## flow/config.mk

```make
export PLATFORM = sky130hd
export DESIGN_NAME = reciprocal_float
export DESIGN_NICKNAME = reciprocal_float
export VERILOG_FILES = /design/flow/design.v
export SDC_FILE = /design/flow/constraint.sdc
export NUM_CORES = 4
export LEC_CHECK = 0
export ABC_AREA = 1
export CAP_MARGIN = 20
export CORE_ASPECT_RATIO = 1.31
export CORE_MARGIN = 2
export CORE_UTILIZATION = 72
export CTS_CLUSTER_SIZE = 11
export SETUP_SLACK_MARGIN = 0.52
export SLEW_MARGIN = 20
```

## flow/constraint.sdc

```tcl
create_clock -name core_clock -period 4.64 [get_ports {clk}]
set_input_delay 0.9280 -clock core_clock [delete_from_list [all_inputs] [get_ports {clk}]]
set_output_delay 0.9280 -clock core_clock [all_outputs]
set_load 0.01 [all_outputs]
```

## flow/design.v

```verilog
module register_param #(
    parameter BIT_LENGTH = 2048
) (
    input clk, rst,
    input load,
    input [BIT_LENGTH - 1 : 0] parIn,
    output reg [BIT_LENGTH - 1 : 0] parOut
);
    always@(posedge clk, posedge rst) begin
        if (rst == 1)
            parOut <= 0;
        else begin
            if (load == 1)
                parOut <= parIn;
        end
    end
endmodule
module adder #(
    parameter BIT_LENGTH = 32
) (
    input signed [BIT_LENGTH - 1 : 0] in1, in2,
    input mode,  
    output signed [BIT_LENGTH - 1 : 0] out
);
    assign out = (mode == 1) ? (in1 + in2) : (in1 - in2);
endmodule
module upCounterRE #(
    parameter BIT_LENGTH = 16
) (
    input clk, rst,
    input init_cnt, en_cnt,
    output reg [BIT_LENGTH - 1 : 0] count
);
    always @(posedge clk, posedge rst) begin
        if (rst == 1)
            count <= 0;
        else begin
            if (init_cnt == 1)
                count <= 0;
            else if (en_cnt == 1)
                count <= count + 1;
        end
    end
endmodule
module cordic_linear_DP #(
    parameter FLOAT_SIZE = 24,
    parameter INT_SIZE = 8
) (
    input clk, rst,
    input signed [INT_SIZE + FLOAT_SIZE - 1:0] x, y, z,
    input mode,
    input loadX, loadY, loadZ,loadMode,
    input sel_input, adder_mode,
    input init_cnt, en_cnt,
    output signed [INT_SIZE + FLOAT_SIZE - 1:0] x_out, y_out, z_out,
    output co, phi
);
    wire signed [INT_SIZE + FLOAT_SIZE - 1:0] y_in, z_in;
    wire signed [INT_SIZE + FLOAT_SIZE - 1:0] out_adder_y, out_adder_z;
    assign y_in = (sel_input == 1) ? y : out_adder_y; 
    assign z_in = (sel_input == 1) ? z : out_adder_z; 
    register_param #(.BIT_LENGTH(INT_SIZE + FLOAT_SIZE)) X_Reg(
        .clk(clk),
        .rst(rst),
        .load(loadX),
        .parIn(x),
        .parOut(x_out)
    );
    register_param #(.BIT_LENGTH(INT_SIZE + FLOAT_SIZE)) Y_Reg(
        .clk(clk),
        .rst(rst),
        .load(loadY),
        .parIn(y_in),
        .parOut(y_out)
    );
    register_param #(.BIT_LENGTH(INT_SIZE + FLOAT_SIZE)) Z_Reg(
        .clk(clk),
        .rst(rst),
        .load(loadZ),
        .parIn(z_in),
        .parOut(z_out)
    );
    wire mode_val;
    register_param #(.BIT_LENGTH(1)) M_Reg(
        .clk(clk),
        .rst(rst),
        .load(loadMode),
        .parIn(mode),
        .parOut(mode_val)
    );
    wire [$clog2(FLOAT_SIZE) : 0] iter;
    upCounterRE #(.BIT_LENGTH($clog2(FLOAT_SIZE) + 1)) Iter_Count(
        .clk(clk),
        .rst(rst),
        .init_cnt(init_cnt),
        .en_cnt(en_cnt),
        .count(iter)
    );
    assign co = (iter == (FLOAT_SIZE)) ? 1'b1 : 1'b0;
    wire signed [INT_SIZE + FLOAT_SIZE - 1:0] x_shift, one, one_shift;
    assign x_shift = x >>> iter;
    assign one = { {(INT_SIZE-1){1'b0}}, 1'b1, {(FLOAT_SIZE){1'b0}} }; 
    assign one_shift = one >>> iter;
    adder #(.BIT_LENGTH(INT_SIZE + FLOAT_SIZE)) Y_Adder(
        .in1(y_out),
        .in2(x_shift),
        .mode(adder_mode),
        .out(out_adder_y)
    );
    adder #(.BIT_LENGTH(INT_SIZE + FLOAT_SIZE)) Z_Adder(
        .in1(z_out),
        .in2(one_shift),
        .mode(~adder_mode),
        .out(out_adder_z)
    );
    wire phi_rotate, phi_vector; 
    assign phi_rotate = (z_out[INT_SIZE + FLOAT_SIZE - 1] == 1) ? 1'b0 : 1'b1;
    assign phi_vector = (y_out[INT_SIZE + FLOAT_SIZE - 1] == 1) ? 1'b1 : 1'b0;
    assign phi = (mode_val == 1) ? phi_vector : phi_rotate;
endmodule
module cordic_linear_CU (
    input clk, rst,
    input start,
    input co, phi,
    output reg loadX, loadY, loadZ,loadMode,
    output reg sel_input, adder_mode,
    output reg init_cnt, en_cnt,
    output reg done
);
    parameter [1:0] IDLE = 0, INIT = 1, CALC = 2, DONE = 3;
    reg [1:0] ps, ns;
    always @(ps, start, co) begin
        case (ps)
            IDLE: ns = (start == 1) ? INIT : IDLE;
            INIT: ns = (start == 1 ) ? INIT : CALC;
            CALC: ns = (co == 1) ? DONE : CALC;
            DONE: ns = IDLE;
            default: ns = IDLE;
        endcase
    end
    always @(ps, phi) begin
        loadX = 0;
        loadY = 0;
        loadZ = 0;
        loadMode = 0;
        sel_input = 0;
        adder_mode = 0;
        init_cnt = 0;
        en_cnt = 0;
        done = 0;
        case (ps)
            IDLE: ;
            INIT: begin
                init_cnt = 1;
                loadX = 1;
                loadY = 1;
                loadZ = 1;
                loadMode = 1;
                sel_input = 1;
            end
            CALC: begin
                adder_mode = phi;
                en_cnt = 1;
                sel_input = 0;
                loadY = 1;
                loadZ = 1;
            end 
            DONE: done = 1;
            default: ;
        endcase
    end
    always @(posedge clk or posedge rst) begin
        if (rst == 1)
            ps <= IDLE;
        else 
            ps <= ns;
    end
endmodule
module cordic_linear #(
    parameter FLOAT_SIZE = 24,
    parameter INT_SIZE = 8
) (
    input clk, rst,
    input start,
    input signed [INT_SIZE + FLOAT_SIZE - 1:0] x, y, z,
    input mode,
    output signed [INT_SIZE + FLOAT_SIZE - 1:0] x_out, y_out, z_out,
    output done
);
    wire loadX, loadY, loadZ, loadMode;
    wire sel_input, adder_mode;
    wire init_cnt, en_cnt;
    wire co, phi;
    cordic_linear_DP #(.FLOAT_SIZE(FLOAT_SIZE), .INT_SIZE(INT_SIZE)) DP (
        .clk(clk),
        .rst(rst),
        .x(x),
        .y(y),
        .z(z),
        .mode(mode),
        .loadX(loadX),
        .loadY(loadY),
        .loadZ(loadZ),
        .loadMode(loadMode),
        .sel_input(sel_input),
        .adder_mode(adder_mode),
        .init_cnt(init_cnt),
        .en_cnt(en_cnt),
        .x_out(x_out),
        .y_out(y_out),
        .z_out(z_out),
        .co(co),
        .phi(phi)
    );
    cordic_linear_CU CU (
        .clk(clk),
        .rst(rst),
        .start(start),
        .co(co),
        .phi(phi),
        .loadX(loadX),
        .loadY(loadY),
        .loadZ(loadZ),
        .loadMode(loadMode),
        .sel_input(sel_input),
        .adder_mode(adder_mode),
        .init_cnt(init_cnt),
        .en_cnt(en_cnt),
        .done(done)
    );
endmodule
module reciprocal_float_DP (
    input clk, rst,
    input [31:0] x,
    input loadE, loadM, loadS,
    input selE, start_cordic,
    output [31:0] out,
    output done_cordic, zero_flag
);
    wire [7:0] E_val, E_in;
    wire [7:0] out_sub, E_reg_in;
    assign E_in = x[30:23];
    register_param #(.BIT_LENGTH(8)) E_Reg(
        .clk(clk),
        .rst(rst),
        .load(loadE),
        .parIn(E_reg_in),
        .parOut(E_val)
    );
    wire [22:0] M_val, M_in;
    assign M_in = x[22:0];
    register_param #(.BIT_LENGTH(23)) M_Reg(
        .clk(clk),
        .rst(rst),
        .load(loadM),
        .parIn(M_in),
        .parOut(M_val)
    );
    wire S_val, S_in;
    assign S_in = x[31];
    register_param #(.BIT_LENGTH(1)) S_Reg(
        .clk(clk),
        .rst(rst),
        .load(loadS),
        .parIn(S_in),
        .parOut(S_val)
    );
    assign E_reg_in = (selE == 1) ? E_in : out_sub;
    wire frac_zero;
    assign frac_zero = ~(|M_val);
    wire cin;
    assign cin = (frac_zero == 1) ? 1'b1 : 1'b0;
    assign out_sub = $unsigned(8'd253) - $unsigned(E_val) + cin;
    localparam FLOAT_SIZE = 24;
    localparam INT_SIZE = 2;
    wire signed [INT_SIZE + FLOAT_SIZE - 1:0] x_in, z, y;
    assign y = { {(INT_SIZE-1){1'b0}}, 1'b1, {(FLOAT_SIZE){1'b0}} };  
    assign z = {(INT_SIZE + FLOAT_SIZE){1'b0}};  
    assign x_in = { 2'b01, M_val, 1'b0};
    wire mode;
    assign mode = 1'b1;  
    wire signed [INT_SIZE + FLOAT_SIZE - 1:0] x_out, y_out, z_out;
    cordic_linear #(.FLOAT_SIZE(FLOAT_SIZE), .INT_SIZE(INT_SIZE)) Cordic_core(
        .clk(clk),
        .rst(rst),
        .start(start_cordic),
        .x(x_in),
        .y(y),
        .z(z),
        .mode(mode),
        .x_out(x_out),
        .y_out(y_out),
        .z_out(z_out),
        .done(done_cordic)
    );
    assign out = {S_val, E_val, z_out[22:0] };
    wire exp_zero;
    assign exp_zero = ~(|E_val);
    assign zero_flag = exp_zero && frac_zero;
endmodule
module reciprocal_float_CU (
    input clk, rst,
    input start,
    input done_cordic, zero_input,
    output reg loadE, loadM, loadS,
    output reg selE, start_cordic,
    output reg done, zero_flag
);
    parameter [2:0] IDLE = 0, INIT = 1, EXP = 2, CALC = 3, ZERO = 4;
    reg [2:0] ps, ns;
    always @(ps, start, zero_input, done_cordic) begin
        case (ps)
            IDLE: ns = (start == 1) ? INIT : IDLE;
            INIT: ns = (start == 1) ? INIT : EXP;
            EXP: ns = (zero_input == 1) ? ZERO : CALC;
            CALC: ns = (done_cordic == 1) ? IDLE : CALC;
            ZERO: ns = IDLE; 
            default: ns = IDLE;
        endcase
    end
    always @(ps, done_cordic, zero_input) begin
        loadE = 0;
        loadM = 0;
        loadS = 0;
        selE = 0;
        start_cordic = 0;
        done = 0;
        zero_flag = 0;
        case (ps)
            IDLE: ;
            INIT: begin
                selE = 1;
                loadE = 1;
                loadM = 1;
                loadS = 1;
            end 
            EXP: begin
                loadE = 1;
                start_cordic = ~zero_input;  
            end
            CALC: done = done_cordic;
            ZERO: begin
                done = 1;
                zero_flag = 1;
            end
            default: ;
        endcase
    end
    always @(posedge clk or posedge rst) begin
        if (rst == 1)
            ps <= IDLE;
        else 
            ps <= ns;
    end
endmodule
module reciprocal_float(
    input clk, rst,
    input start,
    input [31:0] x,
    output [31:0] out,
    output done, zero_flag
);
    wire loadE, loadM, loadS;
    wire selE, start_cordic;
    wire done_cordic, zero_input;
    reciprocal_float_DP DP (
        .clk(clk),
        .rst(rst),
        .x(x),
        .loadE(loadE),
        .loadM(loadM),
        .loadS(loadS),
        .selE(selE),
        .start_cordic(start_cordic),
        .out(out),
        .done_cordic(done_cordic),
        .zero_flag(zero_input)
    );
    reciprocal_float_CU CU (
        .clk(clk),
        .rst(rst),
        .start(start),
        .done_cordic(done_cordic),
        .zero_input(zero_input),
        .loadE(loadE),
        .loadM(loadM),
        .loadS(loadS),
        .selE(selE),
        .start_cordic(start_cordic),
        .done(done),
        .zero_flag(zero_flag)
    );
endmodule
```

## flow/run.sh

```bash
#!/bin/bash
# the make line also repeats each setting of config.mk as NAME=value (left out here)
make -C /OpenROAD-flow-scripts/flow DESIGN_CONFIG=/design/flow/config.mk WORK_HOME=/design/flow/orfs CLKGATE_MAP_FILE= finish
```

==> flow_metrics.tcl, run 1 <==
# collected from the flow reports
set metrics [dict create \
    outcome "finished clean" \
    fmax_mhz 232 \
    top_power_group "registers" \
    fin_crit_sh 0.928 \
    period_needed_ns 4.30 \
    drv_cap 0 \
    synthTopLogicFamily "simple AND/OR/NAND/NOR gates" \
    syn_inst 1458 \
    fp_util 0.741 \
    ys_sh_aoi 0.144 \
    pre_cts_ws_ns 0.253 \
    grt_max_degree 53 \
    clock.latency.late_pin_ns 0.38 \
    area_delta_synth_final_pct 17.2 \
    r2r_setup_slack_ns 0.34 \
    crit_top_cell "nand2_1" \
    rows 47 \
    cp_top_family "simple AND/OR/NAND/NOR gates" \
    antenna_found_initial 0 \
    drv_slew 0 \
    path_max_fanout 8 \
    syn_avg_cell_area_sq_um 6.46 \
    hold_violations 0 \
    fp.dieW_um 104 \
    drtPass1Iterations 6 \
    drc 0 \
    setup.worst_path.start "DP.Cordic_core.DP.Iter_Count.count[0]" \
    via_count 10622 \
    yosys-top-cells-count "nand2_1 (444), inv_1 (138), nand3_1 (135)" \
    power.switching_mw 1.02 \
    worst_path_max_delay_cell "dfrtp_2" \
    finalNetCount 1611 \
    routedWlPerCell_um 17.1 \
    critPathMaxStageDelay_ns 0.49 \
    ys_sh_adder 0.0880 \
    cts_hold_buf 0 \
    synth_nets 1558 \
    power_frac_clock 0.305 \
    slew_headroom 0.300 \
    edf_count 0 \
    ys_types 50 \
    wirelength_um 28900 \
    yosysChipArea_sq_um 9420 \
    path_buffers 2 \
    finalPower_mw 2.70 \
    syn_area_sq_um 9420 \
    root_buffer "clkbuf_16" \
    ys_sh_mux 0 \
    worst-path-stages 26 \
    synthTopCellsByArea "dfrtp_1 (26%), nand2_1 (18%), ha_1 (8.4%)" \
    worstPathRequired_ns 4.90 \
    clk_pin_slew_ns 0.08 \
    criticalPathCategory "register to register" \
    critical_path_arrival_ns 4.57 \
    seq_power_mw 1.00 \
    io_pins 69 \
    openroad.warnings 37 \
    setup_viol 0 \
    synth_top_cell_by_area "dfrtp_1" \
    p_per_area_nw_per_um2 245 \
    ys.flops 100 \
    core_sq_um 12700 \
    dieArea_sq_um 14000 \
    start_kind "register" \
    h-tree-depth 3 \
    most_common_cell "nand2_1" \
    flop_cell "dfrtp_1" \
    min_from "DP.S_Reg.parOut" \
    ir_drop_uv 271 \
    reg2reg_depth 26 \
    io_buffers 68 \
    p_leak_nw 5.51 \
    dr.first_iter.drc_count 1039 \
    clock_path_buffers 2 \
    timing.setup.tns_ns 0 \
    grt-ovfl-total 0 \
    skew_ns 0.0118 \
    ant_nets 0 \
    grt_first_pass_wirelength_um 43600 \
    holdPathEnd "DP.S_Reg.parOut" \
    r2r-start "DP.Cordic_core.DP.Iter_Count.count[0]" \
    worst_slew_pin_slew_ns 1.04 \
    critPathCapture "DP.Cordic_core.DP.Y_Reg.parOut[23]" \
    die_h_um 135 \
    seq_area_frac_synth 0.266 \
    p_comb_uw 879 \
    reg2reg_to "DP.Cordic_core.DP.Y_Reg.parOut[23]" \
    grt_pass1_vias 9636 \
    cts.sinks 100 \
    setup_slack_ns 0.335 \
    vias_per_cell 6.30 \
    combPwrFrac 0.325 \
    gp_congestion 1.05 \
    swShare 0.379 \
    whs_path_depth 2 \
    synthXorXnorAreaFrac 0.0502 \
    intPower_mw 1.68 \
    antenna_cells 0 \
    yosys.area_share.simple 0.350 \
    cts_tree "yes" \
    synth.top_cell.area_share 0.260 \
    ys_async_sr_fraction 1.00 \
    rsz0062_at_grt "true" \
    pwr.group.clock_uw 825 \
    seq_power_share 0.370 \
    end_kind "register" \
    hpwl_um 19200 \
    worstHoldPathType "register to register" \
    numCtsBuffers 9 \
    ys_cells 1458 \
    synth_warnings 7 \
    grt.total_usage 0.377 \
]
[layer usage]
metal | global-route usage | vias to the layer above | wire length [um]
li1 | - | 4888 | -
met1 | 0.435 | 4872 | 10500
met2 | 0.657 | 677 | 14100
met3 | 0.0560 | 185 | 2530
met4 | 0.238 | 0 | 1760
met5 | 0 | - | 0
[cell type report]
| type | count | area, sq um |
|---|---|---|
| fillers | 784 | 1670 |
| repair inverters | 2 | 17.5 |
| clock inverters | 7 | 82.6 |
| clock buffers | 9 | 225 |
| well taps | 171 | 214 |
| flip-flops and latches | 100 | 2510 |
| inverters | 152 | 594 |
| multi-input cells | 1142 | 6420 |
| repair buffers | 104 | 967 |
[per-stage QoR]
stage	util	area, sq um	cells	hold WS (ns)
after detailed placement	0.792	10100	1650	0.458
final	0.869	11000	1687	0.474
after global routing	0.869	11000	1687	0.507
after CTS	0.826	10500	1668	0.477
after floorplan	-	9420	1458	0.443
after global placement	0.792	10100	1650	0.454
[what timing repair did]
item,4_1_cts,5_1_grt
setup endpoints to repair,15,31
buffers inserted,2,17
resized,25,110
pin swaps,11,34
gates cloned,0,2
==> run 2: changes to the inputs <==
Settings changed: ABC_AREA 1 to default, CAP_MARGIN 20 to 25, CELL_PAD_IN_SITES_DETAIL_PLACEMENT from default to 1, CELL_PAD_IN_SITES_GLOBAL_PLACEMENT from default to 2, CORE_ASPECT_RATIO 1.31 to default, CORE_UTILIZATION 72 to 20, CTS_CLUSTER_SIZE 11 to default, GPL_ROUTABILITY_DRIVEN from default to 0, SETUP_SLACK_MARGIN 0.52 to 1.71, TNS_END_PERCENT from default to 5.
Clock period 4.64 ns to 5.91 ns, I/O delays scaled along.
==> flow_metrics.tcl, run 2 <==
# collected from the flow reports
set metrics [dict create \
    outcome "finished clean" \
    worst-path-stages 22 \
    syn_area_sq_um 9160 \
    ys_async_sr_fraction 1.00 \
    fp.dieW_um 218 \
    power.switching_uw 595 \
    synth_top_cell_by_area "dfrtp_1" \
    numCtsBuffers 9 \
    syn_inst 1067 \
    timing.setup.tns_ns 0 \
    cp_top_family "simple AND/OR/NAND/NOR gates" \
    r2r_setup_slack_ns 0.57 \
    worst_slew_pin_slew_ns 0.948 \
    area_delta_synth_final_pct 27.3 \
    synthTopCellsByArea "dfrtp_1 (27%), ha_1 (8.6%), o21ai_0 (5.5%)" \
    ys_sh_aoi 0.221 \
    fp_util 0.202 \
    skew_ns 0.0120 \
    pre_cts_ws_ns 0.0980 \
    ant_nets 0 \
    swShare 0.308 \
    setup.worst_path.start "DP.Cordic_core.DP.Iter_Count.count[0]" \
    most_common_cell "nand2_1" \
    vias_per_cell 4.77 \
    fin_crit_sh 0.904 \
    p_comb_uw 466 \
    critical_path_arrival_ns 5.62 \
    regArea_sq_um 2510 \
    routedWlPerCell_um 18.0 \
    drc 0 \
    ys_types 78 \
    grt.total_usage 0.137 \
    grt_first_pass_wirelength_um 50900 \
    antenna_cells 0 \
    die_h_um 218 \
    worst_path_max_delay_cell "or4_4" \
    whs_path_depth 2 \
    seq_power_share 0.398 \
    clock_path_buffers 2 \
    grt_max_degree 68 \
    reg2reg_depth 22 \
    grt-ovfl-total 0 \
    whs_ns 0.489 \
    wirelength_um 31900 \
    combPwrFrac 0.241 \
    via_count 8432 \
    flop_cell "dfrtp_1" \
    synth_warnings 7 \
    pwr.group.clock_uw 699 \
    nFillCells 5270 \
    root_buffer "clkbuf_16" \
    fin_util 0.258 \
    top_power_group "registers" \
    critPathCapture "DP.Cordic_core.DP.Y_Reg.parOut[25]" \
    r2r-start "DP.Cordic_core.DP.Iter_Count.count[0]" \
    rsz0062_at_grt "true" \
    period_needed_ns 5.34 \
    drv_cap 0 \
    fmax_mhz 187 \
    yosysChipArea_sq_um 9160 \
    path_buffers 3 \
    ys_sh_mux 0.121 \
    cts.sinks 100 \
    antenna_found_initial 0 \
    dpl-instance-area_sq_um 10500 \
    hpwl_um 23500 \
    slew_headroom 0.365 \
    grt_pass1_vias 8774 \
    ys.flops 100 \
    setup_viol 0 \
    worstPathRequired_ns 6.18 \
    worstPathCellList "buf_12 -> mux4_2 -> buf_4 -> a31oi_2 -> a211o_1 -> o211a_1 -> ha_4 -> nand2_1 -> or4_4 -> or2_4 -> nor2_4 -> nor2_2 -> xnor2_2 -> ha_1 -> a211o_1 -> or4_4 -> o21ai_2 -> o31ai_1 -> buf_4 -> and3_4 -> a2111oi_4 -> nand3_1" \
    path_max_fanout 6 \
    reg2reg_to "DP.Cordic_core.DP.Y_Reg.parOut[25]" \
    criticalPathCategory "register to register" \
    clock.latency.late_pin_ns 0.39 \
    end_kind "register" \
    p_per_area_nw_per_um2 166 \
    dieArea_sq_um 47500 \
    finalNetCount 1264 \
    openroad.warnings 36 \
    critPathMaxStageDelay_ns 0.59 \
    seq_area_frac_synth 0.273 \
    power_frac_clock 0.362 \
    ys_sh_adder 0.0904 \
    holdPathEnd "DP.Cordic_core.DP.Y_Reg.parOut[3]" \
    setup_slack_ns 0.565 \
    synthTopLogicFamily "AND-OR/OR-AND gates" \
    hold_violations 0 \
    edf_count 0 \
    worstHoldPathType "register to register" \
    io_pins 69 \
    ir_drop_uv 122 \
    final_cell_area_sq_um 11700 \
    io_buffers 68 \
    synthXorXnorAreaFrac 0.0669 \
    p_leak_nw 4.81 \
    core_sq_um 45300 \
    drv_slew 0 \
    min_from "DP.Cordic_core.DP.Y_Reg.parOut[3]" \
    dr.first_iter.drc_count 410 \
    drtPass1Iterations 5 \
    ys_cells 1067 \
    h-tree-depth 3 \
    rows 78 \
    intPower_mw 1.34 \
    seq_power_uw 769 \
    clk_pin_slew_ns 0.08 \
    syn_avg_cell_area_sq_um 8.59 \
    yosys-top-cells-count "nand2_1 (132), o21ai_0 (101), dfrtp_1 (98)" \
    start_kind "register" \
    mi_logic_area_sq_um 6400 \
    synth.top_cell.area_share 0.268 \
    yosys.area_share.simple 0.168 \
    synth_nets 1167 \
    cts_tree "yes" \
]
-- run 2: repair_timing --
action	CTS	global route
resized	58	21
hold buffers	0	0
endpoints found under the hold margin	0	0
buffers inserted	49	9
pin swaps	27	18
setup endpoints to repair	36	39
cloned	2	0
-- run 2: layer usage --
layer / up-vias / track usage / share of wire
li1: 4078 / - / -
met1: 4227 / 0.178 / 0.47
met5: - / 0 / 0
met3: 26 / 0.0222 / 0.025
met4: 0 / 0.0324 / 0.015
met2: 101 / 0.236 / 0.49
-- run 2: cell type report --
class | instances | area share
well taps | 600 | 0.0644
inverters | 30 | 0.0102
repair buffers | 168 | 0.133
multi-input cells | 855 | 0.549
clock inverters | 7 | 0.00912
flip-flops and latches | 100 | 0.215
clock buffers | 9 | 0.0193
-- run 2: stage by stage --
step | cells | power [mW]
6_report | 1769 | 1.93
5_1_grt | 1769 | 2.04
4_1_cts | 1760 | 1.95
3_5_place_dp | 1693 | 1.17
3_3_place_gp | 1693 | 1.17
2_1_floorplan | 1067 | 1.02
==> run 3: changes to the inputs <==
Settings changed: ABC_AREA from default to 1, CAP_MARGIN 25 to 20, CELL_PAD_IN_SITES_DETAIL_PLACEMENT 1 to default, CELL_PAD_IN_SITES_GLOBAL_PLACEMENT 2 to default, CORE_ASPECT_RATIO from default to 1.78, CORE_UTILIZATION 20 to 72, CTS_CLUSTER_DIAMETER from default to 86, CTS_CLUSTER_SIZE from default to 79, MAX_ROUTING_LAYER from default to met5, PLACE_DENSITY_LB_ADDON from default to 0.01, SETUP_SLACK_MARGIN 1.71 to -0.11, TNS_END_PERCENT 5 to 90.
Clock period 5.91 ns to 3.6 ns, I/O delays scaled along.
==> flow_metrics.tcl, run 3 <==
# yosys + openroad results
set metrics [dict create \
    synthTopCellsByArea "dfrtp_1 (26%), nand2_1 (18%), ha_1 (8.4%)" \
    rows 55 \
    ys_sh_mux 0 \
    edf_count 0 \
    yosys.area_share.simple 0.350 \
    syn_area_sq_um 9420 \
    yosys-top-cells-count "nand2_1 (444), inv_1 (138), nand3_1 (135)" \
    ys_types 50 \
    ys.flops 100 \
    core_sq_um 12700 \
    hpwl_um 30200 \
    synthTopLogicFamily "simple AND/OR/NAND/NOR gates" \
    ys_sh_aoi 0.144 \
    syn_avg_cell_area_sq_um 6.46 \
    synthXorXnorAreaFrac 0.0502 \
    synth_nets 1558 \
    lastStage "clock tree synthesis (4_1_cts)" \
    synth_top_cell_by_area "dfrtp_1" \
    ys_cells 1458 \
    synth.top_cell.area_share 0.260 \
    ys_async_sr_fraction 1.00 \
    dieArea_sq_um 14000 \
    most_common_cell "nand2_1" \
    fp.dieW_um 89.7 \
    yosysChipArea_sq_um 9420 \
    error_line "[ERROR DPL-0038] Utilization greater than 100%, impossible to legalize" \
    io_pins 69 \
    die_h_um 157 \
    io_buffers 68 \
    dpl-instance-area_sq_um 12000 \
    ys_sh_adder 0.0880 \
    outcome "stopped before the end" \
    syn_inst 1458 \
    fp_util 0.740 \
    seq_area_frac_synth 0.266 \
    flop_cell "dfrtp_1" \
    synth_warnings 7 \
]
[run 3: per-stage QoR]
stage               hold WS, ns  instances  TNS, ns  worst slack [ns]
floorplan                 0.443       1458   -0.417           -0.0971
global placement          0.458       1894    -6.49            -0.378
detailed placement        0.488       1894   -21.37            -0.861
==> run 4: changes to the inputs <==
Settings changed: CAP_MARGIN 20 to 30, CELL_PAD_IN_SITES_GLOBAL_PLACEMENT from default to 2, CORE_ASPECT_RATIO 1.78 to 1.2, CORE_MARGIN 2 to 8, CORE_UTILIZATION 72 to 19, CTS_CLUSTER_DIAMETER 86 to default, CTS_CLUSTER_SIZE 79 to 47, GPL_ROUTABILITY_DRIVEN 0 to 1, GPL_TIMING_DRIVEN from default to 1, MIN_ROUTING_LAYER from default to met2, PLACE_DENSITY from default to 0.65, PLACE_DENSITY_LB_ADDON 0.01 to default, SETUP_SLACK_MARGIN -0.11 to default, SLEW_MARGIN 20 to 25, TNS_END_PERCENT 90 to 30.
Clock period 3.6 ns to 11.4 ns, I/O delays scaled along.
==> flow_metrics.tcl, run 4 <==
# collected from the flow reports
set metrics [dict create \
    h-tree-depth 3 \
    grt_busiest_layer "met3" \
    cp_top_family "AND-OR/OR-AND gates" \
    antenna_found_initial 0 \
    fp.dieW_um 219 \
    grt_use_met3 0.254 \
    timing.setup.tns_ns 0 \
    post_cts.repair.setup_buffers 0 \
    pwr.group.clock_uw 369 \
    rsz0062_at_grt "false" \
    most_common_cell "nand2_1" \
    fin_util 0.223 \
    mi_logic_area_sq_um 5950 \
    openroad.warnings 33 \
    worst-path-stages 25 \
    grt_first_pass_wirelength_um 53500 \
    synth_nets 1558 \
    regArea_sq_um 2500 \
    holdPathEnd "CU.ps[4]" \
    hold_violations 0 \
    yosysChipArea_sq_um 9420 \
    intPower_uw 693 \
    dieArea_sq_um 57000 \
    vias_per_cell 6.37 \
    dpl-instance-area_sq_um 10600 \
    ys_cells 1458 \
    syn_avg_cell_area_sq_um 6.46 \
    end_kind "register" \
    root_buffer "clkbuf_16" \
    ys.flops 100 \
    hpwl_um 25700 \
    reg2reg_depth 25 \
    start_kind "register" \
    ys_sh_mux 0 \
    worst_slew_pin_slew_ns 0.877 \
    whs_path_depth 2 \
    clock.latency.late_pin_ns 0.38 \
    path_max_fanout 29 \
    via_count 13540 \
    ys_async_sr_fraction 1.00 \
    syn_inst 1458 \
    critical_path_arrival_ns 6.02 \
    top_power_group "registers" \
    reg2reg_to "DP.Cordic_core.DP.Z_Reg.parOut[25]" \
    p_leak_nw 5.29 \
    ys_sh_aoi 0.144 \
    outcome "finished clean" \
    skew_ns 0.0187 \
    grtUsageMet2 0.212 \
    fp_util 0.192 \
    numCtsBuffers 9 \
    r2r_setup_slack_ns 5.66 \
    syn_area_sq_um 9420 \
    combPwrFrac 0.301 \
    yosys-top-cells-count "nand2_1 (444), inv_1 (138), nand3_1 (135)" \
    final_cell_area_sq_um 10900 \
    setup_slack_ns 5.66 \
    clock_path_buffers 2 \
    nFillCells 5537 \
    critPathMaxStageDelay_ns 0.92 \
    grt-ovfl-total 0 \
    finalNetCount 1582 \
    die_h_um 260 \
    io_pins 69 \
    cts_hold_buf 0 \
    criticalPathCategory "register to register" \
    ys_sh_adder 0.0880 \
    synth.top_cell.area_share 0.260 \
    setup_viol 0 \
    critPathCapture "DP.Cordic_core.DP.Z_Reg.parOut[25]" \
    gp_congestion 0.888 \
    dr.first_iter.drc_count 1856 \
    wirelength_um 34100 \
    synthTopCellsByArea "dfrtp_1 (26%), nand2_1 (18%), ha_1 (8.4%)" \
    area_delta_synth_final_pct 16.1 \
    ant_nets 0 \
    p_comb_uw 336 \
    cts_resized 0 \
    setup.worst_path.start "DP.Cordic_core.DP.Iter_Count.count[1]" \
    worst_path_max_delay_cell "dfrtp_1" \
    antenna_cells 0 \
    fmax_mhz 174 \
    yosys.area_share.simple 0.350 \
    period_needed_ns 5.74 \
    rows 89 \
    grt_pass1_vias 14645 \
    worstPathRequired_ns 11.68 \
    cts.sinks 100 \
    fin_crit_sh 0.504 \
    drv_cap 0 \
    flop_cell "dfrtp_1" \
    crit_top_cell "nand2_1" \
    routedWlPerCell_um 16.0 \
    edf_count 0 \
    seq_area_frac_synth 0.266 \
    synthXorXnorAreaFrac 0.0502 \
    drv_slew 0 \
    drtPass1Iterations 6 \
    seq_power_share 0.369 \
    path_buffers 4 \
    synth_top_cell_by_area "dfrtp_1" \
    slew_headroom 0.416 \
    use_met1 0 \
    min_from "CU.ps[4]" \
    core_sq_um 49100 \
    worstHoldPathType "register to register" \
    drc 0 \
    grt_max_degree 62 \
    clk_pin_slew_ns 0.09 \
    seq_power_uw 412 \
    ir_drop_uv 66.5 \
    swShare 0.380 \
    io_buffers 68 \
    synth_warnings 7 \
    p_per_area_nw_per_um2 102 \
    power_frac_clock 0.330 \
    r2r-start "DP.Cordic_core.DP.Iter_Count.count[1]" \
    power.switching_uw 424 \
    pre_cts_ws_ns 5.83 \
    cts_tree "yes" \
    synthTopLogicFamily "simple AND/OR/NAND/NOR gates" \
    ys_types 50 \
    grt.total_usage 0.180 \
]
run 4: per-layer routing:
layer | vias to the layer above | wire length, um
met5 | - | 35
met4 | 2 | 1610
met3 | 202 | 14100
met2 | 3650 | 18300
met1 | 4911 | 0
li1 | 4775 | -
run 4: cell type report:
cell class / instances / share of cell area
Clock buffer: 10 / 0.0219
Clock inverter: 6 / 0.00789
Inverter: 152 / 0.0530
Multi-Input combinational cell: 1142 / 0.544
Sequential cell: 100 / 0.229
Tap cell: 637 / 0.0729
Timing Repair Buffer: 77 / 0.0709
run 4: through the flow:
stage	total power [mW]	hold slack [ns]	cells
2_1_floorplan	0.625	0.443	1458
3_3_place_gp	0.743	0.465	2105
3_5_place_dp	0.741	0.471	2105
4_1_cts	1.11	0.491	2121
5_1_grt	1.20	0.514	2124
6_report	1.12	0.487	2124
==> run 5: changes to the inputs <==
Settings changed: CAP_MARGIN 30 to 20, CELL_PAD_IN_SITES_GLOBAL_PLACEMENT 2 to default, CORE_ASPECT_RATIO 1.2 to default, CORE_MARGIN 8 to 2, CORE_UTILIZATION 19 to 65, CTS_CLUSTER_SIZE 47 to default, GPL_ROUTABILITY_DRIVEN 1 to default, GPL_TIMING_DRIVEN 1 to default, MAX_ROUTING_LAYER met5 to default, MIN_ROUTING_LAYER met2 to default, PLACE_DENSITY 0.65 to default, PLACE_DENSITY_LB_ADDON from default to 0.05, SETUP_SLACK_MARGIN from default to 1.58, SLEW_MARGIN 25 to 20, TNS_END_PERCENT 30 to default.
Clock period 11.4 ns to 5.33 ns, I/O delays scaled along.
==> flow_metrics.tcl, run 5 <==
# collected from the flow reports
set metrics [dict create \
    finalPower_mw 2.55 \
    r2r-start "DP.Cordic_core.DP.Iter_Count.count[0]" \
    ant_nets 0 \
    p_leak_nw 6.16 \
    io_pins 69 \
    min_from "DP.Cordic_core.DP.M_Reg.parOut" \
    dieArea_sq_um 15500 \
    skew_ns 0.00978 \
    drv_cap 0 \
    worstPathRequired_ns 5.64 \
    whs_path_depth 1 \
    start_kind "register" \
    ys_cells 1458 \
    openroad.warnings 36 \
    intPower_mw 1.51 \
    io_buffers 68 \
    core_sq_um 14000 \
    ys_sh_adder 0.0880 \
    fin_crit_sh 0.849 \
    synth_nets 1558 \
    dpl.cell_count 1652 \
    ys.flops 100 \
    routedWlPerCell_um 20.1 \
    reg2reg_to "DP.Cordic_core.DP.Y_Reg.parOut[25]" \
    yosysChipArea_sq_um 9420 \
    grt.total_usage 0.352 \
    hold_violations 0 \
    setup.worst_path.start "DP.Cordic_core.DP.Iter_Count.count[0]" \
    grt_first_pass_wirelength_um 45600 \
    ir_drop_uv 195 \
    finalNetCount 1677 \
    worst_path_max_delay_cell "dfrtp_4" \
    power.switching_mw 1.03 \
    slew_headroom 0.286 \
    fp_util 0.671 \
    critical_path_arrival_ns 4.84 \
    vias_per_cell 6.62 \
    highest_layer "met4" \
    critPathMaxStageDelay_ns 0.54 \
    drv_slew 0 \
    worstHoldPathType "register to register" \
    top_power_group "combinational logic" \
    setup_slack_ns 0.802 \
    end_kind "register" \
    most_common_cell "nand2_1" \
    die_h_um 124 \
    seq_power_share 0.347 \
    synth_top_cell_by_area "dfrtp_1" \
    crit_top_cell "nand2_1" \
    ys_sh_mux 0 \
    via_count 11669 \
    rsz0062_at_grt "true" \
    outcome "finished clean" \
    p_per_area_nw_per_um2 201 \
    p_comb_uw 973 \
    wirelength_um 35500 \
    reg2reg_depth 31 \
    ys_sh_aoi 0.144 \
    dr.first_iter.drc_count 1635 \
    antenna_cells 0 \
    yosys-top-cells-count "nand2_1 (444), inv_1 (138), nand3_1 (135)" \
    syn_inst 1458 \
    syn_avg_cell_area_sq_um 6.46 \
    worst_slew_pin_slew_ns 1.06 \
    path_max_fanout 8 \
    seq_area_frac_synth 0.266 \
    synthTopLogicFamily "simple AND/OR/NAND/NOR gates" \
    clock.latency.late_pin_ns 0.38 \
    syn_area_sq_um 9420 \
    h-tree-depth 3 \
    synth_warnings 7 \
    drc 0 \
    seq_power_uw 885 \
    root_buffer "clkbuf_16" \
    ys_async_sr_fraction 1.00 \
    cp_top_family "simple AND/OR/NAND/NOR gates" \
    synthTopCellsByArea "dfrtp_1 (26%), nand2_1 (18%), ha_1 (8.4%)" \
    pwr.group.clock_uw 689 \
    ys_types 50 \
    routed-wl-met3_um 3620 \
    holdPathEnd "DP.Cordic_core.DP.M_Reg.parOut" \
    timing.setup.tns_ns 0 \
    criticalPathCategory "register to register" \
    synth.top_cell.area_share 0.260 \
    path_buffers 6 \
    m1WireLength_um 12400 \
    pre_cts_ws_ns 0.567 \
    fp.dieW_um 124 \
    layout.cells.non_filler 1762 \
    period_needed_ns 4.53 \
    cts_tree "yes" \
    rows 43 \
    r2r_setup_slack_ns 0.80 \
    clk_pin_slew_ns 0.08 \
    area_delta_synth_final_pct 34.4 \
    gp_congestion 0.995 \
    setup_viol 0 \
    cts.sinks 100 \
    clock_path_buffers 2 \
    critPathCapture "DP.Cordic_core.DP.Y_Reg.parOut[25]" \
    synthXorXnorAreaFrac 0.0502 \
    antenna_found_initial 0 \
    yosys.area_share.simple 0.350 \
    power_frac_clock 0.271 \
    combPwrFrac 0.382 \
    worst-path-stages 31 \
    cts_hold_buf 0 \
    drtPass1Iterations 12 \
    swShare 0.405 \
    grt_pass1_vias 9861 \
    numCtsBuffers 9 \
    dr_wl_met2_um 16600 \
    grt-ovfl-total 0 \
    grt_max_degree 76 \
    edf_count 0 \
    flop_cell "dfrtp_1" \
    fmax_mhz 221 \
    hpwl_um 18900 \
]
==> run 5: timing repair <==
item / in CTS / in global routing
buffers inserted: 40 / 49
pin swaps: 30 / 104
gates cloned: 3 / 1
setup endpoints to repair: 39 / 39
gates resized: 134 / 260
==> run 5: through the flow <==
stage / utilization / cell area [sq um] / hold WS [ns]
floorplan: - / 9420 / 0.443
global placement: 0.714 / 10000 / 0.463
detailed placement: 0.714 / 10000 / 0.470
CTS: 0.798 / 11200 / 0.493
global route: 0.901 / 12700 / 0.523
finish: 0.901 / 12700 / 0.492
==> run 5: metal layers <==
layer | global-route usage | vias up
met5 | 0 | -
met1 | 0.442 | 5382
met2 | 0.596 | 940
met4 | 0.161 | 0
met3 | 0.0554 | 327
li1 | - | 5020
==> run 5: final cells by class <==
cell class              instances  area (sq um)
well taps                     180           225
multi-input cells            1142          7390
inverters                     152           606
clock inverters                 7          65.1
repair inverters                2          12.5
clock buffers                   9           225
flip-flops and latches        100          2510
fillers                       653          1390
repair buffers                170          1620
==> run 6: changes to the inputs <==
Settings changed: CORE_ASPECT_RATIO from default to 1.78, CORE_UTILIZATION 65 to 72, CTS_CLUSTER_DIAMETER from default to 52, CTS_CLUSTER_SIZE from default to 79, GPL_ROUTABILITY_DRIVEN from default to 0, MAX_ROUTING_LAYER from default to met5, PLACE_DENSITY_LB_ADDON 0.05 to 0.01, SETUP_SLACK_MARGIN 1.58 to -0.11, TNS_END_PERCENT from default to 90.
Clock period 5.33 ns to 4.12 ns, I/O delays scaled along.
==> flow_metrics.tcl, run 6 <==
# collected from the flow reports
set metrics [dict create \
    outcome "complete, but fails checks" \
    check.faults "setup timing" \
    cts_hold_buf 0 \
    ys.flops 100 \
    intPower_mw 1.85 \
    worst_slew_pin_slew_ns 0.888 \
    grt_max_degree 52 \
    fp_util 0.740 \
    synth.top_cell.area_share 0.260 \
    path_buffers 1 \
    r2r_setup_slack_ns -0.16 \
    p_per_area_nw_per_um2 271 \
    root_buffer "clkbuf_16" \
    critical_path_arrival_ns 4.50 \
    power.switching_mw 1.13 \
    path_max_fanout 26 \
    p_comb_uw 992 \
    wirelength_um 27800 \
    fin_util 0.867 \
    hpwl_um 19500 \
    grt_pass1_vias 9769 \
    ys_types 50 \
    crit_top_cell "nand2_1" \
    worst_path_max_delay_cell "dfrtp_2" \
    synth_top_cell_by_area "dfrtp_1" \
    whs_path_depth 2 \
    hold_violations 0 \
    most_common_cell "nand2_1" \
    p_leak_nw 5.54 \
    cts.sinks 100 \
    die_h_um 157 \
    syn_avg_cell_area_sq_um 6.46 \
    rsz0062_at_grt "true" \
    syn_inst 1458 \
    critPathMaxStageDelay_ns 0.47 \
    cp_top_family "simple AND/OR/NAND/NOR gates" \
    period_needed_ns 4.28 \
    yosys-top-cells-count "nand2_1 (444), inv_1 (138), nand3_1 (135)" \
    vias_per_cell 6.25 \
    finalNetCount 1629 \
    drc 0 \
    flop_cell "dfrtp_1" \
    start_kind "register" \
    io_pins 69 \
    clock.latency.late_pin_ns 0.37 \
    end_kind "register" \
    seq_power_mw 1.13 \
    antenna_cells 0 \
    timing.setup.tns_ns -0.815 \
    skew_ns 0.0118 \
    setup.worst_path.start "DP.Cordic_core.DP.Iter_Count.count[0]" \
    synth_nets 1558 \
    seq_area_frac_synth 0.266 \
    setup_slack_ns -0.159 \
    top_power_group "registers" \
    dpl-instance-area_sq_um 10300 \
    criticalPathCategory "register to register" \
    whs_ns 0.488 \
    holdPathEnd "CU.ps[0]" \
    dpl.cell_count 1678 \
    dieArea_sq_um 14000 \
    finalPower_mw 2.99 \
    cts_tree "yes" \
    swShare 0.380 \
    area_delta_synth_final_pct 17.2 \
    grt-ovfl-total 0 \
    via_count 10654 \
    drv_slew 0 \
    layout.cells.non_filler 1705 \
    clk_pin_slew_ns 0.07 \
    synthXorXnorAreaFrac 0.0502 \
    yosysChipArea_sq_um 9420 \
    h-tree-depth 3 \
    openroad.warnings 34 \
    io_buffers 68 \
    ant_nets 0 \
    ys_async_sr_fraction 1.00 \
    slew_headroom 0.404 \
    ys_cells 1458 \
    drv_cap 0 \
    fp.dieW_um 89.7 \
    yosys.area_share.simple 0.350 \
    final_cell_area_sq_um 11000 \
    synthTopLogicFamily "simple AND/OR/NAND/NOR gates" \
    ys_sh_adder 0.0880 \
    routedWlPerCell_um 16.3 \
    edf_count 0 \
    ir_drop_uv 245 \
    numCtsBuffers 9 \
    pwr.group.clock_uw 868 \
    pre_cts_ws_ns -0.178 \
    grt_first_pass_wirelength_um 42400 \
    setup_viol 12 \
    critPathCapture "DP.Cordic_core.DP.Y_Reg.parOut[14]" \
    grt.total_usage 0.362 \
    combPwrFrac 0.332 \
    fin_crit_sh 1.04 \
    worstHoldPathType "register to register" \
    reg2reg_depth 25 \
    antenna_found_initial 0 \
    r2r-start "DP.Cordic_core.DP.Iter_Count.count[0]" \
    worst-path-stages 25 \
    min_from "CU.ps[0]" \
    ys_sh_aoi 0.144 \
    dr.first_iter.drc_count 869 \
    fmax_mhz 234 \
    rows 55 \
    clock_path_buffers 2 \
    drtPass1Iterations 6 \
    synth_warnings 7 \
    core_sq_um 12700 \
    seq_power_share 0.377 \
    syn_area_sq_um 9420 \
    synthTopCellsByArea "dfrtp_1 (26%), nand2_1 (18%), ha_1 (8.4%)" \
    ys_sh_mux 0 \
    power_frac_clock 0.291 \
    worstPathRequired_ns 4.34 \
    reg2reg_to "DP.Cordic_core.DP.Y_Reg.parOut[14]" \
]
-- run 6: layout make-up --
type	instances	area, sq um
flip-flops and latches	100	2510
well taps	171	214
repair buffers	124	1130
clock inverters	7	75.1
clock buffers	9	225
multi-input cells	1142	6300
fillers	736	1690
inverters	152	588
-- run 6: per-layer routing --
| layer | vias up | GRT usage | share of wire | routed length, um |
|---|---|---|---|---|
| li1 | 4919 | - | - | - |
| met1 | 4859 | 0.394 | 0.35 | 9870 |
| met2 | 679 | 0.662 | 0.51 | 14100 |
| met3 | 197 | 0.0563 | 0.070 | 1960 |
| met4 | 0 | 0.214 | 0.069 | 1920 |
| met5 | - | 0 | 0 | 0 |
-- run 6: what timing repair did --
| item | in CTS | in global routing |
|---|---|---|
| pin swaps | 0 | 28 |
| setup buffers | 0 | 11 |
| setup endpoints to repair | 4 | 29 |
| gates resized | 3 | 106 |
==> run 7: changes to the inputs <==
Settings changed: ABC_AREA 1 to default, CORE_ASPECT_RATIO 1.78 to 1.35, CORE_UTILIZATION 72 to 68, CTS_CLUSTER_DIAMETER 52 to 59, CTS_CLUSTER_SIZE 79 to default, GPL_ROUTABILITY_DRIVEN 0 to default, PLACE_DENSITY from default to 0.65, PLACE_DENSITY_LB_ADDON 0.01 to default, SETUP_SLACK_MARGIN -0.11 to 0.13, TNS_END_PERCENT 90 to 35.
Clock period 4.12 ns to 5.26 ns, I/O delays scaled along.
==> flow_metrics.tcl, run 7 <==
# collected from the flow reports
set metrics [dict create \
    min_from "DP.Cordic_core.DP.Y_Reg.parOut[3]" \
    outcome "complete, but fails checks" \
    synth_top_cell_by_area "dfrtp_1" \
    reg2reg_depth 23 \
    r2r_setup_slack_ns -0.52 \
    period_needed_ns 5.78 \
    ys.flops 100 \
    whs_path_depth 2 \
    h-tree-depth 3 \
    worstHoldPathType "register to register" \
    drtPass1Iterations 11 \
    core_sq_um 13200 \
    ys_cells 1067 \
    ys_sh_adder 0.0904 \
    grt_max_degree 70 \
    ir_drop_uv 239 \
    numCtsBuffers 9 \
    fmax_mhz 173 \
    gp_congestion 0.952 \
    critPathCapture "DP.Cordic_core.DP.Y_Reg.parOut[24]" \
    antenna_found_initial 0 \
    clock.latency.late_pin_ns 0.38 \
    synth_warnings 7 \
    intPower_mw 1.45 \
    worstPathCellList "buf_6 -> buf_16 -> mux4_2 -> mux2_4 -> a222oi_1 -> buf_4 -> nand4_1 -> buf_4 -> or3_4 -> nor2_4 -> a21oi_2 -> xnor2_2 -> ha_1 -> a21o_1 -> a22o_1 -> buf_4 -> o211ai_1 -> and3_1 -> o211ai_1 -> a31o_2 -> a31oi_4 -> xnor2_2 -> o22a_1" \
    holdPathEnd "DP.Cordic_core.DP.Y_Reg.parOut[3]" \
    clk_pin_slew_ns 0.08 \
    timing.setup.tns_ns -2.81 \
    area_delta_synth_final_pct 25.1 \
    r2r-start "DP.Cordic_core.DP.Iter_Count.count[0]" \
    drc 0 \
    end_kind "register" \
    worst_slew_pin_slew_ns 0.943 \
    worst_path_max_delay_cell "mux4_2" \
    setup_slack_ns -0.517 \
    slew_headroom 0.369 \
    rows 49 \
    synthXorXnorAreaFrac 0.0669 \
    ys_async_sr_fraction 1.00 \
    critical_path_arrival_ns 6.04 \
    start_kind "register" \
    worst-path-stages 23 \
    most_common_cell "nand2_1" \
    pre_cts_ws_ns -0.0353 \
    fin_crit_sh 1.10 \
    edf_count 0 \
    hold_violations 0 \
    yosys-top-cells-count "nand2_1 (132), o21ai_0 (101), dfrtp_1 (98)" \
    path_max_fanout 7 \
    final_cell_area_sq_um 11500 \
    dieArea_sq_um 14400 \
    ys_sh_mux 0.121 \
    root_buffer "clkbuf_16" \
    vias_per_cell 7.05 \
    cts.sinks 100 \
    top_power_group "registers" \
    path_buffers 5 \
    skew_ns 0.0101 \
    combPwrFrac 0.289 \
    via_count 9820 \
    ant_nets 0 \
    cts_tree "yes" \
    p_per_area_nw_per_um2 191 \
    p_leak_nw 5.00 \
    syn_inst 1067 \
    io_buffers 68 \
    dpl-instance-area_sq_um 10200 \
    critPathMaxStageDelay_ns 0.58 \
    check.faults "setup timing" \
    ys_sh_aoi 0.221 \
    power.switching_uw 743 \
    crit_top_cell "buf_4" \
    synthTopLogicFamily "AND-OR/OR-AND gates" \
    p_comb_uw 635 \
    setup_viol 13 \
    worstPathRequired_ns 5.52 \
    fp.dieW_um 104 \
    seq_power_share 0.398 \
    grt_first_pass_wirelength_um 44300 \
    layout.cells.non_filler 1393 \
    synth.top_cell.area_share 0.268 \
    grt_pass1_vias 8878 \
    criticalPathCategory "register to register" \
    grt-ovfl-total 0 \
    rsz0062_at_grt "true" \
    dpl.cell_count 1299 \
    whs_ns 0.487 \
    antenna_cells 0 \
    clock_path_buffers 2 \
    finalPower_mw 2.19 \
    routedWlPerCell_um 23.3 \
    seq_power_uw 874 \
    drv_cap 0 \
    wirelength_um 32400 \
    grt.total_usage 0.381 \
    yosysChipArea_sq_um 9160 \
    fin_util 0.865 \
    openroad.warnings 38 \
    swShare 0.338 \
    yosys.area_share.simple 0.168 \
    syn_avg_cell_area_sq_um 8.59 \
    drv_slew 0 \
    io_pins 69 \
    pwr.group.clock_uw 686 \
    syn_area_sq_um 9160 \
    fp_util 0.692 \
    cts_hold_buf 0 \
    synth_nets 1167 \
    power_frac_clock 0.312 \
    seq_area_frac_synth 0.273 \
    reg2reg_to "DP.Cordic_core.DP.Y_Reg.parOut[24]" \
    synthTopCellsByArea "dfrtp_1 (27%), ha_1 (8.6%), o21ai_0 (5.5%)" \
    cp_top_family "AND-OR/OR-AND gates" \
    hpwl_um 17500 \
    flop_cell "dfrtp_1" \
    dr.first_iter.drc_count 1538 \
    die_h_um 139 \
    ys_types 78 \
    finalNetCount 1310 \
    setup.worst_path.start "DP.Cordic_core.DP.Iter_Count.count[0]" \
]
## run 7: per-layer routing
| metal | track usage | part of all wire |
|---|---|---|
| met4 | 0.252 | 0.090 |
| met5 | 0 | 0 |
| met3 | 0.0620 | 0.095 |
| met1 | 0.438 | 0.34 |
| met2 | 0.653 | 0.47 |
## run 7: final cells by class
cell class	count	area (sq um)
multi-input cells	855	6460
flip-flops and latches	100	2510
repair buffers	214	1870
fillers	717	1780
clock buffers	9	225
well taps	178	223
inverters	30	115
clock inverters	7	60.1
## run 7: what timing repair did
item	4_1_cts	5_1_grt
pin swaps	21	35
endpoints found under the hold margin	0	0
cloned	1	1
setup endpoints to repair	4	23
buffers inserted	52	26
gates resized	21	64
==> run 8: changes to the inputs <==
Settings changed: CORE_ASPECT_RATIO 1.35 to default, CORE_UTILIZATION 68 to 34, CTS_CLUSTER_DIAMETER 59 to default, CTS_CLUSTER_SIZE from default to 80, MAX_ROUTING_LAYER met5 to default, MIN_ROUTING_LAYER from default to met2, PLACE_DENSITY 0.65 to default, PLACE_DENSITY_LB_ADDON from default to 0.02, SETUP_SLACK_MARGIN 0.13 to default, TNS_END_PERCENT 35 to 45.
Clock period 5.26 ns to 3.8 ns, I/O delays scaled along.
==> flow_metrics.tcl, run 8 <==
# collected from the flow reports
set metrics [dict create \
    swShare 0.323 \
    clock_path_buffers 2 \
    outcome "complete, but fails checks" \
    fp.dieW_um 168 \
    dr_wl_met2_um 16700 \
    worst_slew_pin_slew_ns 0.856 \
    fmax_mhz 184 \
    hpwl_um 22200 \
    synth.top_cell.area_share 0.268 \
    worst-path-stages 21 \
    start_kind "register" \
    nFillCells 2612 \
    drtPass1Iterations 8 \
    regArea_sq_um 2510 \
    finalNetCount 1525 \
    p_comb_uw 877 \
    h-tree-depth 3 \
    whs_ns 0.474 \
    grt_first_pass_wirelength_um 49100 \
    cts.sinks 100 \
    mi_logic_area_sq_um 6790 \
    yosysChipArea_sq_um 9160 \
    cp_top_family "AND-OR/OR-AND gates" \
    period_needed_ns 5.42 \
    io_buffers 68 \
    rows 60 \
    synthXorXnorAreaFrac 0.0669 \
    reg2reg_depth 21 \
    worstPathRequired_ns 4.06 \
    ys_sh_aoi 0.221 \
    dr.first_iter.drc_count 1660 \
    dieArea_sq_um 28300 \
    yosys-top-cells-count "nand2_1 (132), o21ai_0 (101), dfrtp_1 (98)" \
    openroad.warnings 36 \
    gp_congestion 0.900 \
    drv_cap 0 \
    syn_area_sq_um 9160 \
    critPathCapture "DP.Cordic_core.DP.Y_Reg.parOut[25]" \
    fin_util 0.511 \
    check.faults "setup timing" \
    synthTopLogicFamily "AND-OR/OR-AND gates" \
    seq_power_mw 1.19 \
    intPower_mw 2.07 \
    via_count 12938 \
    wirelength_um 30700 \
    worst_path_max_delay_cell "a222oi_1" \
    cts_hold_buf 0 \
    clock.latency.late_pin_ns 0.37 \
    core_sq_um 26700 \
    yosys.area_share.simple 0.168 \
    ys_async_sr_fraction 1.00 \
    synth_warnings 7 \
    ys_cells 1067 \
    grt-ovfl-total 0 \
    flop_cell "dfrtp_1" \
    min_from "DP.Cordic_core.DP.Y_Reg.parOut[0]" \
    numCtsBuffers 9 \
    worstPathCellList "buf_6 -> buf_4 -> mux4_2 -> mux2_4 -> a222oi_1 -> nand4_1 -> buf_4 -> or3_4 -> nor2_4 -> a21oi_2 -> xnor2_1 -> ha_1 -> and2_1 -> a22o_1 -> o41ai_2 -> nand4b_1 -> a21oi_2 -> o31ai_4 -> and3_4 -> a2111oi_4 -> nand3_1" \
    criticalPathCategory "register to register" \
    routedWlPerCell_um 17.3 \
    setup.worst_path.start "DP.Cordic_core.DP.Iter_Count.count[0]" \
    vias_per_cell 7.30 \
    grt.total_usage 0.329 \
    most_common_cell "nand2_1" \
    slew_headroom 0.429 \
    r2r_setup_slack_ns -1.62 \
    edf_count 0 \
    critPathMaxStageDelay_ns 0.45 \
    reg2reg_to "DP.Cordic_core.DP.Y_Reg.parOut[25]" \
    setup_slack_ns -1.62 \
    combPwrFrac 0.287 \
    skew_ns 0.0112 \
    drv_slew 0 \
    routed-wl-met3_um 11700 \
    timing.setup.tns_ns -27.60 \
    highest_layer "met5" \
    syn_avg_cell_area_sq_um 8.59 \
    setup_viol 37 \
    power_frac_clock 0.323 \
    ir_drop_uv 153 \
    drc 0 \
    die_h_um 168 \
    m1WireLength_um 0 \
    antenna_found_initial 0 \
    syn_inst 1067 \
    root_buffer "clkbuf_16" \
    r2r-start "DP.Cordic_core.DP.Iter_Count.count[0]" \
    power.switching_uw 988 \
    ys_sh_mux 0.121 \
    whs_path_depth 2 \
    holdPathEnd "DP.Cordic_core.DP.Y_Reg.parOut[0]" \
    cts_tree "yes" \
    path_max_fanout 4 \
    grt_pass1_vias 14127 \
    path_buffers 3 \
    ys_sh_adder 0.0904 \
    worstHoldPathType "register to register" \
    area_delta_synth_final_pct 49.0 \
    io_pins 69 \
    top_power_group "registers" \
    seq_area_frac_synth 0.273 \
    p_leak_nw 6.16 \
    fp_util 0.343 \
    critical_path_arrival_ns 5.68 \
    ant_nets 0 \
    pwr.group.clock_uw 990 \
    ys_types 78 \
    ys.flops 100 \
    end_kind "register" \
    hold_violations 0 \
    grt_max_degree 68 \
    synthTopCellsByArea "dfrtp_1 (27%), ha_1 (8.6%), o21ai_0 (5.5%)" \
    seq_power_share 0.390 \
    clk_pin_slew_ns 0.09 \
    fin_crit_sh 1.43 \
    p_per_area_nw_per_um2 224 \
    synth_nets 1167 \
    synth_top_cell_by_area "dfrtp_1" \
    rsz0062_at_grt "true" \
]
[run 8: layer usage]
layer | vias up | track usage
li1 | 4562 | -
met1 | 4738 | -
met4 | 6 | 0.0570
met2 | 3368 | 0.410
met5 | - | 0.0939
met3 | 264 | 0.426
[run 8: area by class of cell]
type                    count  area share
multi-input cells         855       0.497
repair buffers            429       0.258
flip-flops and latches    100       0.184
well taps                 341      0.0312
clock buffers              10      0.0168
inverters                  30     0.00861
clock inverters             6     0.00403
diodes                      1    0.000183
[run 8: what timing repair did]
action | in CTS | in global routing
setup endpoints to repair | 40 | 41
resized | 74 | 106
setup buffers | 26 | 29
gates cloned | 0 | 0
pin swaps | 29 | 82
[run 8: stage by stage]
stage          instances  power (mW)  setup WS, ns  cell area (sq um)
3_5_place_dp        1705        1.98         -1.56              12300
6_report            1772        3.06         -1.62              13700
4_1_cts             1747        3.01         -1.37              13100
3_3_place_gp        1705        1.98         -1.46              12300
2_1_floorplan       1067        1.58         -1.37               9260
5_1_grt             1771        3.23         -1.83              13700
==> run 9: changes to the inputs <==
Settings changed: ABC_AREA from default to 1, CELL_PAD_IN_SITES_GLOBAL_PLACEMENT from default to 2, CORE_ASPECT_RATIO from default to 1.03, CTS_CLUSTER_SIZE 80 to 91, GPL_ROUTABILITY_DRIVEN from default to 1, MAX_ROUTING_LAYER from default to met4, SETUP_SLACK_MARGIN from default to 0.55, TNS_END_PERCENT 45 to 5.
==> flow_metrics.tcl, run 9 <==
# collected from the flow reports
set metrics [dict create \
    outcome "complete, but fails checks" \
    check.faults "setup timing" \
    h-tree-depth 3 \
    cts_hold_buf 0 \
    worst_path_max_delay_cell "dfrtp_2" \
    grt_first_pass_wirelength_um 55400 \
    p_per_area_nw_per_um2 270 \
    path_max_fanout 5 \
    finalPower_mw 3.91 \
    synth_nets 1558 \
    critPathMaxStageDelay_ns 0.47 \
    period_needed_ns 4.13 \
    finalNetCount 1931 \
    holdPathEnd "DP.S_Reg.parOut" \
    ys_async_sr_fraction 1.00 \
    power.switching_mw 1.49 \
    dieArea_sq_um 29000 \
    combPwrFrac 0.413 \
    fin_crit_sh 1.09 \
    rows 61 \
    hpwl_um 25700 \
    fp.dieW_um 168 \
    drc 0 \
    seq_area_frac_synth 0.266 \
    openroad.warnings 36 \
    grt_max_degree 64 \
    area_delta_synth_final_pct 54.2 \
    most_common_cell "nand2_1" \
    grt_pass1_vias 16296 \
    clock.latency.late_pin_ns 0.39 \
    critPathCapture "DP.Cordic_core.DP.Y_Reg.parOut[25]" \
    path_buffers 5 \
    setup_viol 16 \
    final_cell_area_sq_um 14500 \
    yosys.area_share.simple 0.350 \
    ys_sh_aoi 0.144 \
    critical_path_arrival_ns 4.41 \
    p_leak_nw 7.29 \
    ys_sh_adder 0.0880 \
    layout.cells.non_filler 2184 \
    worstPathRequired_ns 4.08 \
    seq_power_mw 1.23 \
    ys_cells 1458 \
    dpl.cell_count 2127 \
    min_from "DP.S_Reg.parOut" \
    pre_cts_ws_ns -0.498 \
    antenna_found_initial 0 \
    numCtsBuffers 9 \
    synth_top_cell_by_area "dfrtp_1" \
    drv_slew 0 \
    fmax_mhz 242 \
    synthTopLogicFamily "simple AND/OR/NAND/NOR gates" \
    whs_path_depth 2 \
    reg2reg_depth 27 \
    r2r-start "DP.Cordic_core.DP.Iter_Count.count[0]" \
    die_h_um 173 \
    io_pins 69 \
    wirelength_um 34900 \
    syn_area_sq_um 9420 \
    core_sq_um 27100 \
    timing.setup.tns_ns -2.64 \
    pwr.group.clock_mw 1.06 \
    intPower_mw 2.42 \
    clk_pin_slew_ns 0.09 \
    worst-path-stages 27 \
    grt.total_usage 0.376 \
    skew_ns 0.0122 \
    yosys-top-cells-count "nand2_1 (444), inv_1 (138), nand3_1 (135)" \
    swShare 0.382 \
    ys.flops 100 \
    drtPass1Iterations 9 \
    power_frac_clock 0.272 \
    worst_slew_pin_slew_ns 0.892 \
    synth.top_cell.area_share 0.260 \
    cts.sinks 100 \
    ant_nets 0 \
    p_comb_mw 1.62 \
    setup_slack_ns -0.333 \
    grt-ovfl-total 0 \
    syn_avg_cell_area_sq_um 6.46 \
    drv_cap 0 \
    routedWlPerCell_um 16.0 \
    fp_util 0.348 \
    fin_util 0.536 \
    ys_sh_mux 0 \
    clock_path_buffers 2 \
    setup.worst_path.start "DP.Cordic_core.DP.Iter_Count.count[0]" \
    whs_ns 0.471 \
    synth_warnings 7 \
    reg2reg_to "DP.Cordic_core.DP.Y_Reg.parOut[25]" \
    root_buffer "clkbuf_16" \
    synthTopCellsByArea "dfrtp_1 (26%), nand2_1 (18%), ha_1 (8.4%)" \
    via_count 15367 \
    flop_cell "dfrtp_1" \
    gp_congestion 0.980 \
    ir_drop_uv 239 \
    vias_per_cell 7.04 \
    synthXorXnorAreaFrac 0.0502 \
    worstHoldPathType "register to register" \
    dr.first_iter.drc_count 2080 \
    end_kind "register" \
    yosysChipArea_sq_um 9420 \
    hold_violations 0 \
    seq_power_share 0.315 \
    edf_count 0 \
    rsz0062_at_grt "true" \
    cts_tree "yes" \
    dpl-instance-area_sq_um 12800 \
    top_power_group "combinational logic" \
    ys_types 50 \
    syn_inst 1458 \
    slew_headroom 0.403 \
    criticalPathCategory "register to register" \
    r2r_setup_slack_ns -0.33 \
    io_buffers 68 \
    cp_top_family "simple AND/OR/NAND/NOR gates" \
    start_kind "register" \
]
[run 9: per-layer routing]
| layer | vias to the layer above | share of wire | global-route usage |
|---|---|---|---|
| li1 | 5484 | - | - |
| met5 | - | 0 | - |
| met2 | 3947 | 0.55 | 0.445 |
| met3 | 319 | 0.39 | 0.487 |
| met1 | 5617 | 0 | - |
| met4 | 0 | 0.061 | 0.0569 |
[run 9: cell type report]
type / instances / area [sq um]
fillers: 2731 / 12600
multi-input cells: 1142 / 7170
repair buffers: 424 / 3500
flip-flops and latches: 100 / 2510
inverters: 152 / 583
well taps: 346 / 433
clock buffers: 9 / 225
clock inverters: 7 / 81.3
repair inverters: 2 / 20.0
diodes: 2 / 5.00
[run 9: what timing repair did]
item	CTS	global route
gates cloned	3	0
buffers inserted	21	15
gates resized	151	134
endpoints found under the setup margin	41	44
pin swaps	64	69
==> run 10: changes to the inputs <==
Settings changed: CELL_PAD_IN_SITES_GLOBAL_PLACEMENT 2 to default, CORE_ASPECT_RATIO 1.03 to default, CORE_UTILIZATION 34 to 72, CTS_CLUSTER_SIZE 91 to 10, GPL_ROUTABILITY_DRIVEN 1 to default, MAX_ROUTING_LAYER met4 to default, MIN_ROUTING_LAYER met2 to default, PLACE_DENSITY_LB_ADDON 0.02 to default, SETUP_SLACK_MARGIN 0.55 to 1.59.
Clock period 3.8 ns to 5.89 ns, I/O delays scaled along.
==> flow_metrics.tcl, run 10 <==
# collected from the flow reports
set metrics [dict create \
    outcome "finished clean" \
    r2r_setup_slack_ns 1.04 \
    critical_path_arrival_ns 5.17 \
    synth_warnings 7 \
    finalNetCount 1618 \
    gp_congestion 1.02 \
    rows 41 \
    area_delta_synth_final_pct 19.4 \
    fp_util 0.743 \
    r2r-start "DP.Cordic_core.DP.Iter_Count.count[0]" \
    syn_area_sq_um 9420 \
    openroad.warnings 37 \
    final_cell_area_sq_um 11200 \
    yosys.area_share.simple 0.350 \
    grt_first_pass_wirelength_um 45200 \
    routedWlPerCell_um 20.2 \
    power_frac_clock 0.296 \
    start_kind "register" \
    path_buffers 4 \
    drv_slew 0 \
    synthTopLogicFamily "simple AND/OR/NAND/NOR gates" \
    numCtsBuffers 9 \
    hpwl_um 19100 \
    ys_cells 1458 \
    intPower_mw 1.32 \
    dpl-instance-area_sq_um 9980 \
    slew_headroom 0.276 \
    antenna_cells 0 \
    grt_use_met3 0.0777 \
    antenna_found_initial 0 \
    grt.total_usage 0.393 \
    critPathCapture "DP.Cordic_core.DP.Y_Reg.parOut[25]" \
    most_common_cell "nand2_1" \
    timing.setup.tns_ns 0 \
    ys_sh_adder 0.0880 \
    clk_pin_slew_ns 0.08 \
    vias_per_cell 6.78 \
    die_h_um 118 \
    cts.sinks 100 \
    grt_pass1_vias 9799 \
    nFillCells 646 \
    holdPathEnd "DP.Cordic_core.DP.Y_Reg.parOut[23]" \
    dieArea_sq_um 14000 \
    ys_types 50 \
    core_sq_um 12700 \
    worst_path_max_delay_cell "dfrtp_4" \
    cts_hold_buf 0 \
    h-tree-depth 3 \
    min_from "DP.Cordic_core.DP.Y_Reg.parOut[23]" \
    critPathMaxStageDelay_ns 0.58 \
    crit_top_cell "nand2_1" \
    flop_cell "dfrtp_1" \
    swShare 0.392 \
    drc 0 \
    path_max_fanout 13 \
    reg2reg_depth 27 \
    drtPass1Iterations 15 \
    worstPathRequired_ns 6.21 \
    ys_sh_aoi 0.144 \
    seq_area_frac_synth 0.266 \
    p_leak_nw 5.61 \
    edf_count 0 \
    combPwrFrac 0.337 \
    synthXorXnorAreaFrac 0.0502 \
    ir_drop_uv 227 \
    grtUsageMet2 0.651 \
    worst-path-stages 27 \
    grt_max_degree 54 \
    synth_nets 1558 \
    ant_nets 0 \
    criticalPathCategory "register to register" \
    ys.flops 100 \
    yosys-top-cells-count "nand2_1 (444), inv_1 (138), nand3_1 (135)" \
    ys_async_sr_fraction 1.00 \
    use_met1 0.477 \
    drv_cap 0 \
    cts_tree "yes" \
    wirelength_um 34200 \
    cp_top_family "AND-OR/OR-AND gates" \
    ys_sh_mux 0 \
    top_power_group "registers" \
    setup_viol 0 \
    pwr.group.clock_uw 643 \
    end_kind "register" \
    power.switching_uw 852 \
    rsz0062_at_grt "true" \
    seq_power_uw 797 \
    worstHoldPathType "register to register" \
    worst_slew_pin_slew_ns 1.08 \
    whs_path_depth 2 \
    grt-ovfl-total 0 \
    syn_inst 1458 \
    fmax_mhz 206 \
    via_count 11490 \
    synth.top_cell.area_share 0.260 \
    p_comb_uw 733 \
    clock_path_buffers 2 \
    syn_avg_cell_area_sq_um 6.46 \
    io_buffers 68 \
    synth_top_cell_by_area "dfrtp_1" \
    root_buffer "clkbuf_16" \
    setup.worst_path.start "DP.Cordic_core.DP.Iter_Count.count[0]" \
    skew_ns 0.0144 \
    clock.latency.late_pin_ns 0.38 \
    io_pins 69 \
    seq_power_share 0.367 \
    period_needed_ns 4.85 \
    synthTopCellsByArea "dfrtp_1 (26%), nand2_1 (18%), ha_1 (8.4%)" \
    dr.first_iter.drc_count 2462 \
    fp.dieW_um 118 \
    yosysChipArea_sq_um 9420 \
    reg2reg_to "DP.Cordic_core.DP.Y_Reg.parOut[25]" \
    hold_violations 0 \
    fin_crit_sh 0.823 \
    grt_busiest_layer "met2" \
    p_per_area_nw_per_um2 193 \
]
[run 10: per-stage QoR]
| stage | util | cells | power, mW | setup WS, ns | hold WS (ns) |
|---|---|---|---|---|---|
| floorplan | - | 1458 | 1.21 | 2.09 | 0.443 |
| global placement | 0.787 | 1640 | 1.37 | 0.871 | 0.458 |
| detailed placement | 0.787 | 1640 | 1.39 | 0.730 | 0.475 |
| CTS | 0.818 | 1662 | 2.00 | 1.52 | 0.485 |
| global route | 0.887 | 1695 | 2.24 | 0.826 | 0.514 |
| finish | 0.887 | 1695 | 2.17 | 1.04 | 0.495 |
[run 10: layout make-up]
cell class,count,area (sq um),share of cell area
Clock buffer,9,225,0.0200
Clock inverter,7,73.8,0.00657
Timing Repair inverter,3,28.8,0.00256
Sequential cell,100,2520,0.224
Timing Repair Buffer,110,1080,0.0961
Tap cell,172,215,0.0191
Inverter,152,622,0.0553
Multi-Input combinational cell,1142,6480,0.576
[run 10: layer usage]
layer	wire length, um	up-vias
met1	11600	5119
met2	15500	1079
met5	0	-
li1	-	4908
met3	4310	384
met4	2820	0
[run 10: repair_timing]
action / in CTS / in global routing
cloned: 0 / 5
resized: 19 / 156
setup endpoints to repair: 37 / 32
hold endpoints to repair: 0 / 0
setup buffers: 6 / 28
pin swaps: 0 / 40
Power is estimated from default activity; no workload was simulated.
